Design sin_cos, start of the top module:
module sin_cos #(
	parameter	ASIZE	=	16,
	parameter	DSIZE	= 	16,
	parameter	RNUM	= 	16
)(
	input				clock 	,
	input [ASIZE-1:0]	angle   ,
	output[DSIZE-1:0]	cos		,
	output[DSIZE-1:0]	sin		
);
For scale: roughly 87000 µm² of cells after synthesis.
==> flow/config.mk <==
export PLATFORM = sky130hd
export DESIGN_NAME = sin_cos
export DESIGN_NICKNAME = sin_cos
export VERILOG_FILES = /design/flow/design.v
export SDC_FILE = /design/flow/constraint.sdc
export NUM_CORES = 4
export LEC_CHECK = 0
export ABC_AREA = 1
export CAP_MARGIN = 40
export CORE_MARGIN = 2
export CORE_UTILIZATION = 72
export CTS_CLUSTER_DIAMETER = 106
export PLACE_DENSITY_LB_ADDON = 0.01
export SETUP_SLACK_MARGIN = -0.34
export SLEW_MARGIN = 20
==> flow/constraint.sdc <==
create_clock -name core_clock -period 5.54 [get_ports {clock}]
set_input_delay 1.1080 -clock core_clock [delete_from_list [all_inputs] [get_ports {clock}]]
set_output_delay 1.1080 -clock core_clock [all_outputs]
set_load 0.01 [all_outputs]
run.sh (not shown) runs the stock make flow with config.mk's settings and CLKGATE_MAP_FILE=.
The baseline completed, yet does not pass: setup timing.
Rerun with:
- CAP_MARGIN: 40 -> 20
- CTS_CLUSTER_DIAMETER: 106 -> default
- CTS_CLUSTER_SIZE: default -> 91
- PLACE_DENSITY_LB_ADDON: 0.01 -> 0.28
- SETUP_SLACK_MARGIN: -0.34 -> default
- clock period: 5.54 -> 5.07 ns (I/O delays scaled with it)
Effect:
- The new run ran to the end with violations: setup timing
- core utilization climbs by 7.5 points
- setup slack degrades by 580 ps
- synthesized area stays the same
- wire length climbs by 19%
- cell area came out higher by 9.4%
- cell count goes up by 3.4%
Rerun with:
- ABC_AREA: 1 -> default
- CAP_MARGIN: 20 -> 35
- CTS_CLUSTER_DIAMETER: default -> 103
- CTS_CLUSTER_SIZE: 91 -> default
- PLACE_DENSITY_LB_ADDON: 0.28 -> default
- SETUP_SLACK_MARGIN: default -> -0.33
- clock period: 5.07 -> 4.94 ns (I/O delays scaled with it)
The new run finished but failed the layout checks on setup timing.
Final cell count falls by 22%.
Global-route usage falls by 4.9 points.
Worst setup slack degrades by 610 ps.

========
## the previous run
Starting RTL as in the previous note.
Settings: LEC_CHECK=0, CAP_MARGIN=20, CORE_MARGIN=2, CORE_UTILIZATION=72, CTS_CLUSTER_DIAMETER=211, SETUP_SLACK_MARGIN=0.43, SLEW_MARGIN=20; clock period 5.55 ns.
In the previous run the implementation completed, yet the final layout does not meet the checks, the culprit being setup timing.
#### Input delta (the current run over the previous run)
Settings: CTS_CLUSTER_SIZE now 91, previously not set; ABC_AREA now 1, previously not set; CTS_CLUSTER_DIAMETER no longer set, was 211; SETUP_SLACK_MARGIN no longer set, was 0.43; CORE_UTILIZATION now 71, was 72; the clock period (ns, I/O delays scaled along) now 5.07, was 5.55.
Notes after the runs:
The flow completed for the current run, but it is not clean: the layout still shows setup timing. Diff the previous run -> the current run: met3 layer usage reported by global route grew by 1.4 points, instance count on the critical path grew by 1, floorplan row count grew by 5.8%.

========
Setup of run 1:
sin_cos again, from the RTL that the note above started with.
clock: 4.52 ns
lec_check: 0
abc_area: 1
cap_margin: 20
core_margin: 2
core_utilization: 72
cts_cluster_diameter: 211
place_density_lb_addon: 0.05
setup_slack_margin: -0.42
slew_margin: 5
tns_end_percent: 5
Although run 1 finished all stages, its layout failed final checks on negative setup slack.
Relative to run 1, the following input files were edited for run 2:
Settings: removing TNS_END_PERCENT (formerly 5); changing SETUP_SLACK_MARGIN from -0.42 to 1.39; changing the clock period (ns, I/O delays scaled along) from 4.52 to 4.86.
### Flow results
Fraction of the mapped netlist area in adder cells came out exactly the same in run 1 and run 2. Compared with run 1, in run 2 synthesized instance count level, number of placed instances with taps included went down. Y dimension of the die came out exactly the same in run 1 and run 2. The total cell area reported by yosys after synthesis was comparable across run 1 and run 2. Comparing run 1 and run 2, post-CTS repair timing setup buffer count is lower on run 1. Per the comparison of run 2 with run 1, top-level port count did not really move; count of instances resized after the clock tree is built went up by about 190%. Placed cell area: run 2 < run 1. Relative to run 1, the routability congestion estimate measured on run 2 has decreased by a few percent. Run 2 did not run to completion, as it errored out during global routing (5_1_grt).
> inputs changed (run 2 -> run 3)
Settings: PLACE_DENSITY_LB_ADDON no longer set, was 0.05; SETUP_SLACK_MARGIN no longer set, was 1.39; SLEW_MARGIN now 20, was 5; CTS_CLUSTER_DIAMETER no longer set, was 211; ABC_AREA no longer set, was 1; CORE_UTILIZATION now 40, was 72; the clock period (ns, I/O delays scaled along) now 3.76, was 4.86.
Findings:
- No crash in run 3: every stage finished, but the layout fails its final checks due to negative setup slack.
- Compound-gate portion of the synthesized area (lower): run 2
- Area of the mapped netlist sits lower in run 3 than in run 2.
- Run 3 vs run 2 — tally of unique sky130hd cells used after synthesis climbed by more than half
- For area of the core, dividing the value from run 3 by the value from run 2 gives 1.6.
- Relative to run 2, the number of CTS-inserted buffers measured on run 3 has increased by a few percent.
- Summary of run 3 over run 2: number of instances in the synthesized netlist fell by about 25%, multiplexer share of the synthesized area rose by 1.7 points.
- Compared to run 2, run 3 has area after detailed placement about 5% lower.
[inputs] run 4 vs run 3
Settings: SETUP_SLACK_MARGIN: unset -> -0.33; CORE_UTILIZATION: 40 -> 64; the clock period (ns, I/O delays scaled along): 3.76 -> 4.94.
## What came out
As for a clean layout from run 4 and run 3, there is none.
Run 4 finished all stages; layout check result: FAIL, due to negative setup slack.
Re number of inserted filler cells in the final layout: run 4 is about 50% down on run 3.
Run 4: register-to-register slack is 1.17 ns higher than what run 3 reported.
Relative to run 3, run 4 improves worst slack at placement.
On flop share of the area: run 4 sits above run 3.
Compared with run 3, in run 4 timing-limited maximum frequency stayed essentially flat.
Compared with run 3, logic depth of the worst register-to-register path in run 4 increased by more than 10%.
NOTE clock buffer count from CTS run 3->run 4 decreased by a few percent
Re total negative setup slack: run 3 was lower than run 4.
Comparing critical path depth for run 4 and run 3, the smaller number came from run 3.
#### Input delta (run 5 over run 4)
Settings: changing SETUP_SLACK_MARGIN from -0.33 to 1.14; changing CORE_UTILIZATION from 64 to 70; setting ABC_AREA to 1 for the first time; changing the clock period (ns, I/O delays scaled along) from 4.94 to 6.55.
Run 5 completed every stage of the flow, and the final layout passed the timing, design-rule and antenna checks.
Run 4 vs run 5, source of the critical timing path: SHIFT_BLOCK[15].shift_add_inst.data[17] vs COS_COEFF_BLOCK[15].collect_cos_inst.mul_data[24]
Looking at design area, run 5 sits about 2% higher than run 4 does.
Run 5 vs. run 4: starting utilization of the core area grew by 6.0 points, wire length the detailed router placed on met1 grew by about 20%.
--- input diff run 5..run 6 ---
Settings: PLACE_DENSITY_LB_ADDON newly set to 0.0; SETUP_SLACK_MARGIN changed from 1.14 to 1.63; CTS_CLUSTER_SIZE newly set to 74; CORE_UTILIZATION changed from 70 to 72; ABC_AREA removed (was 1); the clock period (ns, I/O delays scaled along) changed from 6.55 to 5.63.
### Flow results
Run 6: complete, dirty (negative setup slack). Going from run 5 to run 6, cell area after layout now sits lower; mean post-synth cell area went up. Run 6 and run 5 ended up with nearly the same area of all sequential standard cells. Die size: higher on run 5. For the met1 capacity usage during global routing, run 6 came in 4.7 points lower than run 5 did. Run 6 ends up with a hold slack that is 0.053 ns lower than in run 5. Run 6 reports a lower global-route usage than run 5 does. Post-route worst setup slack (lower): run 6. On synthesis-to-layout area growth: between run 6 and run 5, it ends up lower for run 5.
